==> run a <==
// fir
module fir(
	input			clk_100k,
	input			rst_n,
	input 	signed [8:0]	samp_in,
	output 	signed [8:0]	fir_out	
);
wire	signed [15:0]	b[0:20];
reg	signed [8:0]	samp[0:20]; 
wire signed [24:0]	mult[0:20];
wire signed [33:0]	sum;
assign b[0] = 16'h0312;
assign b[1] = 16'h03F8;
assign b[2] = 16'h0694;
assign b[3] = 16'h0AAD;
assign b[4] = 16'h0FE6;
assign b[5] = 16'h15BC;
assign b[6] = 16'h1B9F;
assign b[7] = 16'h20F9;
assign b[8] = 16'h2539;
assign b[9] = 16'h27F6;
assign b[10] = 16'h28E9;
assign b[11] = 16'h27F6;
assign b[12] = 16'h2539;
assign b[13] = 16'h20F9;
assign b[14] = 16'h1B9F;
assign b[15] = 16'h15BC;
assign b[16] = 16'h0FE6;
assign b[17] = 16'h0AAD;
assign b[18] = 16'h0694;
assign b[19] = 16'h03F8;
assign b[20] = 16'h0312;
integer i;
always @(posedge clk_100k or negedge rst_n) begin
	if(!rst_n) begin
		for(i=20;i>=0;i=i-1)begin
			samp[i] <= 0;
		end
	end
	else begin  
		for(i=20;i>0;i=i-1)begin
			samp[i] <= samp[i-1];
		end
		samp[0] <= samp_in;
	end
end
genvar j;
for(j=0;j<=20;j=j+1)begin
	assign mult[j] = $signed(samp[j])*$signed(b[j]);
end
assign sum = mult[0]+mult[1]+mult[2]+mult[3]+mult[4]+mult[5]+mult[6]+mult[7]+mult[8]+mult[9]+mult[10]+mult[11]+mult[12]+mult[13]+mult[14]+mult[15]+mult[16]+mult[17]+mult[18]+mult[19]+mult[20];
assign fir_out = sum[24:16];
endmodule
clock: 14.6 ns
lec_check: 0
abc_area: 1
cap_margin: 20
cell_pad_in_sites_detail_placement: 1
cell_pad_in_sites_global_placement: 0
core_aspect_ratio: 1.35
core_margin: 2
core_utilization: 17
gpl_routability_driven: 0
max_routing_layer: met5
place_density: 0.66
setup_slack_margin: 2.34
slew_margin: 40
run.sh (not shown) runs the stock make flow with config.mk's settings and CLKGATE_MAP_FILE=.
==> run b: changes against run a <==
==> flow/config.mk (replaced) <==
export PLATFORM = sky130hd
export DESIGN_NAME = fir
export DESIGN_NICKNAME = fir
export VERILOG_FILES = /design/flow/design.v
export SDC_FILE = /design/flow/constraint.sdc
export NUM_CORES = 4
export LEC_CHECK = 0
export CAP_MARGIN = 20
export CORE_MARGIN = 2
export CORE_UTILIZATION = 40
export CTS_CLUSTER_DIAMETER = 235
export GPL_ROUTABILITY_DRIVEN = 0
export MAX_ROUTING_LAYER = met4
export SLEW_MARGIN = 20
==> flow/constraint.sdc (replaced) <==
create_clock -name core_clock -period 16.0 [get_ports {clk_100k}]
set_input_delay 3.2000 -clock core_clock [delete_from_list [all_inputs] [get_ports {clk_100k}]]
set_output_delay 3.2000 -clock core_clock [all_outputs]
set_load 0.01 [all_outputs]
==> comparison table <==
| item | run a | run b |
|---|---|---|
| Number of warnings in the stage logs | 137 | 133 |
| Count of mapped cells out of synthesis | 5389 | 4978 |
| Plain + repair buffers | 221 | 101 |
| Status | finished with violations | timing/DRC/antenna clean |
| Layout check failures | setup timing | - |
| Final worst setup slack | -1120 ps | 373 ps |
| Non-filler instance count after layout | 9899 | 6873 |
| Total cells reported by yosys after synthesis | 5389 | 4978 |
| Avg Inst Size Synth | 10.1 um^2 | 10.8 um^2 |
| Max-slew headroom at the worst pin | 40.9% | 43.2% |
| FP Util | 17.1% | 40.2% |
| Total wirelength of the detailed-routed design | 201 mm | 137 mm |
| Setup Total Neg Slack | -8140 ps | 0 ps |
| Area of the core region | 319000 um^2 | 133000 um^2 |
| Worst-margin pin slew | 886 ps | 853 ps |
| Wire length the detailed router placed on met1 | 61.5 mm | 60.3 mm |
| Highest layer used for signal routing | met5 | met4 |
| Area taken by flip-flops and latches | 4750 um^2 | 4750 um^2 |
| Number of inverters outside the clock class in the layout | 1752 | 1579 |
| Total length of routed met2 wires | 99.9 mm | 65.3 mm |
